Design conv, start of the top module:
module conv (
input [4:0] stride,
input  conv_enable, 
output reg [18:0] address1 , address2, write_address,
output reg end_reach, full_conv_end, dot_sum_end,
input clk,
input reset,
input [9:0] w1 ,h1,w2,h2,
output reg [9:0] width, height
  );
reg [9:0] H1_index_outer , V1_index_outer ;
reg [5:0]	v1_index_inner , h1_index_inner ;
reg dot_sum_start ;
always @ (posedge clk) begin	 
		if (reset) begin
			H1_index_outer = 0;
			V1_index_outer = 0;
			v1_index_inner = 0;
			h1_index_inner = 0;
			address1 = 0;
			address2 = 0;
			write_address = 0;
			end_reach = 0;
			dot_sum_end = 0;
			dot_sum_start = 1;
			full_conv_end = 0;
			width = 0;
			height = 0;
		end
		else if (conv_enable) begin
				if (dot_sum_start) begin
						v1_index_inner = 0;
						h1_index_inner = 0;
						dot_sum_start = 0;
						dot_sum_end =0;
				end	
				if (!full_conv_end) begin
					address1 = address1 + 2'b01;
					h1_index_inner = h1_index_inner + 2'b01 ;
					if (h1_index_inner == w2) begin			 
						v1_index_inner = v1_index_inner + 1;
						h1_index_inner = 6'b0;								
						address1 = (v1_index_inner + V1_index_outer )* w1 + H1_index_outer;
					end	
					if (v1_index_inner == h2) begin			 
						H1_index_outer = H1_index_outer + stride;
  ...
make LEC_CHECK=0 CAP_MARGIN=20 CORE_MARGIN=2 CORE_UTILIZATION=65 CTS_CLUSTER_DIAMETER=389 CTS_CLUSTER_SIZE=98 SLEW_MARGIN=20 finish   # period 11.0 ns
run.sh (not shown) runs the stock make flow with config.mk's settings and CLKGATE_MAP_FILE=.
The baseline finished but fails on antenna rules.
Change:
CORE_UTILIZATION = 40   (was 65)
CTS_CLUSTER_DIAMETER = default   (was 389)
CTS_CLUSTER_SIZE = default   (was 98)
HOLD_SLACK_MARGIN = 0.07   (was default)
PLACE_DENSITY = 0.93   (was default)
=> Now the flow finished with timing, DRC and antenna clean; global-route usage came out lower by 14 points; total power goes down slightly; routed wire length rose by a few percent; clock-buffer cell count decreases by 2; combinational power came out lower by a few percent.
Change:
CTS_CLUSTER_DIAMETER = 191   (was default)
CTS_CLUSTER_SIZE = 53   (was default)
HOLD_SLACK_MARGIN = default   (was 0.07)
PLACE_DENSITY = 0.35   (was 0.93)
Outcome: The changed run passed the timing, DRC and antenna checks; worst setup slack improves by 160 ps; via count shrinks by a few percent; register-to-register slack improves by 50 ps; critical path depth shrinks by 4; worst hold slack degrades by 12 ps; power grows by a few percent.
Change:
CORE_UTILIZATION = 11   (was 40)
CTS_CLUSTER_DIAMETER = default   (was 191)
CTS_CLUSTER_SIZE = default   (was 53)
PLACE_DENSITY = default   (was 0.35)
clock period = 13.7 ns   (was 11.0 ns; I/O delays follow)
Outcome:
- The new run finished clean
- power fell by 20%
- hold slack gains 4.8 ps
- utilization went down by 31 points
- routed wire length increases by 10%
- combinational power decreases by 20%
- die area is higher to 3.6 times its value
- worst setup slack gains 440 ps
- synthesized area is unchanged
- final area goes up by 8.4%
- register-to-register slack improves by 1500 ps

Starting RTL as in the previous note.
// conv
module conv (
input [4:0] stride,
input  conv_enable, 
output reg [18:0] address1 , address2, write_address,
output reg end_reach, full_conv_end, dot_sum_end,
input clk,
input reset,
input [9:0] w1 ,h1,w2,h2,
output reg [9:0] width, height
  );
clock: 16.8 ns
lec_check: 0
cap_margin: 0
cell_pad_in_sites_global_placement: 1
core_aspect_ratio: 0.73
core_margin: 8
core_utilization: 60
cts_cluster_diameter: 192
cts_cluster_size: 59
place_density: 0.39
setup_slack_margin: 2.76
slew_margin: 30
tns_end_percent: 35
The starting point went through all stages and came out clean.
Rerun with:
- CAP_MARGIN: 0 -> 20
- CELL_PAD_IN_SITES_GLOBAL_PLACEMENT: 1 -> unset
- CORE_ASPECT_RATIO: 0.73 -> unset
- CORE_MARGIN: 8 -> 2
- CORE_UTILIZATION: 60 -> 40
- CTS_CLUSTER_DIAMETER: 192 -> unset
- CTS_CLUSTER_SIZE: 59 -> unset
- PLACE_DENSITY: 0.39 -> unset
- SETUP_SLACK_MARGIN: 2.76 -> unset
- SLEW_MARGIN: 30 -> 20
- TNS_END_PERCENT: 35 -> unset
- clock period: 16.8 -> 10.6 ns (I/O delays scaled with it)
What happened:
- synthesized area stays the same
- via count increases by 2.4%
- register-to-register slack is worse by 4.9 ns
- setup slack got worse by 3.2 ns

Starting RTL as in the previous note.
==> flow/design.v (excerpt) <==
module conv (
input [4:0] stride,
input  conv_enable, 
output reg [18:0] address1 , address2, write_address,
output reg end_reach, full_conv_end, dot_sum_end,
input clk,
input reset,
input [9:0] w1 ,h1,w2,h2,
output reg [9:0] width, height
  );
clock: 16.8 ns
lec_check: 0
cap_margin: 40
cell_pad_in_sites_global_placement: 1
core_aspect_ratio: 0.73
core_margin: 2
core_utilization: 36
cts_cluster_diameter: 192
cts_cluster_size: 59
gpl_timing_driven: 0
place_density_lb_addon: 0.16
slew_margin: 20
tns_end_percent: 50
Then changed:
- CAP_MARGIN: 40 -> 20
- CELL_PAD_IN_SITES_GLOBAL_PLACEMENT: 1 -> default
- CORE_ASPECT_RATIO: 0.73 -> default
- CORE_UTILIZATION: 36 -> 40
- CTS_CLUSTER_DIAMETER: 192 -> default
- CTS_CLUSTER_SIZE: 59 -> default
- GPL_TIMING_DRIVEN: 0 -> default
- PLACE_DENSITY_LB_ADDON: 0.16 -> default
- TNS_END_PERCENT: 50 -> default
- clock period: 16.8 -> 11.0 ns (I/O delays scaled with it)
The changed run completed with no timing, DRC or antenna violations.
Wire length goes down by roughly a tenth.
Design area stays flat.
Worst setup slack degrades by 1.2 ns.
Register-to-register slack degrades by 3.3 ns.

Starting RTL as in the previous note.
make LEC_CHECK=0 CAP_MARGIN=40 CELL_PAD_IN_SITES_DETAIL_PLACEMENT=1 CELL_PAD_IN_SITES_GLOBAL_PLACEMENT=1 CORE_ASPECT_RATIO=0.73 CORE_MARGIN=2 CORE_UTILIZATION=36 CTS_CLUSTER_DIAMETER=192 CTS_CLUSTER_SIZE=21 GPL_TIMING_DRIVEN=1 HOLD_SLACK_MARGIN=-0.1 PLACE_DENSITY=0.52 SLEW_MARGIN=20 TNS_END_PERCENT=35 finish   # period 16.8 ns
Rerun with:
CAP_MARGIN = 20   (was 40)
CELL_PAD_IN_SITES_DETAIL_PLACEMENT = default   (was 1)
CELL_PAD_IN_SITES_GLOBAL_PLACEMENT = default   (was 1)
CORE_ASPECT_RATIO = default   (was 0.73)
CORE_UTILIZATION = 58   (was 36)
CTS_CLUSTER_DIAMETER = default   (was 192)
CTS_CLUSTER_SIZE = default   (was 21)
GPL_TIMING_DRIVEN = default   (was 1)
HOLD_SLACK_MARGIN = default   (was -0.1)
PLACE_DENSITY = default   (was 0.52)
TNS_END_PERCENT = default   (was 35)
clock period = 5.9 ns   (was 16.8 ns; I/O delays follow)
What happened: The new run produced a layout that fails on setup timing. Total power rises to 3.8 times its value. Via count rises by 19%. Wire length stays flat.
Rerun with:
CORE_UTILIZATION = 65   (was 58)
MAX_ROUTING_LAYER = met4   (was default)
clock period = 8.8 ns   (was 5.9 ns; I/O delays follow)
- The changed run ran to the end with violations: setup timing
- total power shrinks by 36%
- worst setup slack improves by 2500 ps
- sequential share of layout area came out higher by 0.55 points
- register-to-register slack gets better by 2500 ps
- non-clock buffer count fell by 170
- synthesized cell count stays the same
- area after synthesis stays the same
- utilization came out higher by 2.8 points
Rerun with:
CORE_UTILIZATION = 58   (was 65)
MAX_ROUTING_LAYER = default   (was met4)
clock period = 8.5 ns   (was 8.8 ns; I/O delays follow)
Effect: The new run finished with setup timing left. Cell count went up by 3.4%. Register-to-register slack got worse by 250 ps. Sequential share of layout area went down by 0.11 points. Final area went up by 1.6%. Clock power went down by about 3%.

Starting RTL as in the previous note.
make LEC_CHECK=0 CAP_MARGIN=20 CORE_MARGIN=2 CORE_UTILIZATION=68 CTS_CLUSTER_DIAMETER=41 CTS_CLUSTER_SIZE=27 MAX_ROUTING_LAYER=met4 SLEW_MARGIN=20 finish   # period 8.8 ns
The baseline died in global routing (ODB-0269).
Then changed:
- CORE_UTILIZATION: 68 -> 72
- CTS_CLUSTER_DIAMETER: 41 -> default
- CTS_CLUSTER_SIZE: 27 -> default
- MAX_ROUTING_LAYER: met4 -> default
- PLACE_DENSITY_LB_ADDON: default -> 0.19
- clock period: 8.8 -> 9.6 ns (I/O delays scaled with it)
Outcome: With this change the flow went through all stages and came out clean; synthesized area does not change; synthesized cell count stays the same; die area came out lower by a few percent.

The RTL this note starts from:
==> flow/design.v <==
`timescale 1ns / 1ps
module conv (
input [4:0] stride,
input  conv_enable, 
output reg [18:0] address1 , address2, write_address,
output reg end_reach, full_conv_end, dot_sum_end,
input clk,
input reset,
input [9:0] w1 ,h1,w2,h2,
output reg [9:0] width, height
  );
reg [9:0] H1_index_outer , V1_index_outer ;
reg [5:0]	v1_index_inner , h1_index_inner ;
reg dot_sum_start ;
always @ (posedge clk) begin	 
		if (reset) begin
			H1_index_outer = 0;
			V1_index_outer = 0;
			v1_index_inner = 0;
			h1_index_inner = 0;
			address1 = 0;
			address2 = 0;
			write_address = 0;
			end_reach = 0;
			dot_sum_end = 0;
			dot_sum_start = 1;
			full_conv_end = 0;
			width = 0;
			height = 0;
		end
		else if (conv_enable) begin
				if (dot_sum_start) begin
						v1_index_inner = 0;
						h1_index_inner = 0;
						dot_sum_start = 0;
						dot_sum_end =0;
				end	
				if (!full_conv_end) begin
					address1 = address1 + 2'b01;
					h1_index_inner = h1_index_inner + 2'b01 ;
					if (h1_index_inner == w2) begin			 
						v1_index_inner = v1_index_inner + 1;
						h1_index_inner = 6'b0;								
						address1 = (v1_index_inner + V1_index_outer )* w1 + H1_index_outer;
					end	
					if (v1_index_inner == h2) begin			 
						H1_index_outer = H1_index_outer + stride;
						address1 = V1_index_outer * w1 + H1_index_outer ;
						dot_sum_start = 1;
						dot_sum_end =1;
						v1_index_inner = 6'b0;
					end
					if ((H1_index_outer + w2) > w1	) begin		 
						width = H1_index_outer;
						dot_sum_start = 1;
						V1_index_outer = V1_index_outer + stride;
						H1_index_outer = 10'b0000000000;
						address1 = V1_index_outer * w1;
					end
					if (address1 == h1*w1 ) 		full_conv_end = 1;		 
					if ((address1 + 1) == h1*w1 ) 		height = V1_index_outer + 1;
					address2 = v1_index_inner*w2 + h1_index_inner;
					if (dot_sum_start)	write_address	= write_address + 1;
				end
		end
    end
endmodule 
==> flow/config.mk <==
export PLATFORM = sky130hd
export DESIGN_NAME = conv
export DESIGN_NICKNAME = conv
export VERILOG_FILES = /design/flow/design.v
export SDC_FILE = /design/flow/constraint.sdc
export NUM_CORES = 4
export LEC_CHECK = 0
export CAP_MARGIN = 0
export CELL_PAD_IN_SITES_GLOBAL_PLACEMENT = 0
export CORE_ASPECT_RATIO = 1.04
export CORE_MARGIN = 2
export CORE_UTILIZATION = 72
export CTS_CLUSTER_DIAMETER = 25
export CTS_CLUSTER_SIZE = 59
export MAX_ROUTING_LAYER = met4
export PLACE_DENSITY = 0.66
export SLEW_MARGIN = 20
==> flow/constraint.sdc <==
create_clock -name core_clock -period 9.06 [get_ports {clk}]
set_input_delay 1.8120 -clock core_clock [delete_from_list [all_inputs] [get_ports {clk}]]
set_output_delay 1.8120 -clock core_clock [all_outputs]
set_load 0.01 [all_outputs]
The starting point never finished: it broke off in 5_1_grt on ODB-0269.
Next try:
CORE_UTILIZATION = 67   (was 72)
MAX_ROUTING_LAYER = default   (was met4)
PLACE_DENSITY = 0.57   (was 0.66)
With this change the flow completed and failed the layout checks on setup timing.
Die area rises by 7.3%.
Synthesized cell count is unchanged.
Area after synthesis stays the same.
Next try:
CELL_PAD_IN_SITES_GLOBAL_PLACEMENT = 1   (was 0)
CORE_ASPECT_RATIO = 0.73   (was 1.04)
CORE_UTILIZATION = 36   (was 67)
CTS_CLUSTER_DIAMETER = 192   (was 25)
clock period = 16.8 ns   (was 9.06 ns; I/O delays follow)
What happened:
- The new run produced a clean layout
- power is lower by 56%
- die size is higher by 84%
- via count is lower by 17%
- critical path depth is lower by 2
- sequential cell count stays the same
- routed wire length is lower by 5.5%
- combinational power is lower by 59%
- count of clock-buffer cells in the layout is lower by 1
Next try:
CAP_MARGIN = 20   (was 0)
CELL_PAD_IN_SITES_GLOBAL_PLACEMENT = default   (was 1)
CORE_ASPECT_RATIO = default   (was 0.73)
CORE_UTILIZATION = 58   (was 36)
CTS_CLUSTER_DIAMETER = default   (was 192)
CTS_CLUSTER_SIZE = default   (was 59)
PLACE_DENSITY = default   (was 0.57)
clock period = 8.79 ns   (was 16.8 ns; I/O delays follow)
After rerunning: The changed run finished but fails on setup timing; synthesized area does not change; total power is higher by 140%; hold slack is about the same; sequential power is higher by 91%; utilization is higher by 35 points; die area decreases by 37%; wire length went down by 1.1%; non-clock buffer count is higher by 460; cell count goes up by 3.1%; worst setup slack got worse by 4000 ps.
Power figures rest on the tool's default switching activity, not on a simulated workload.
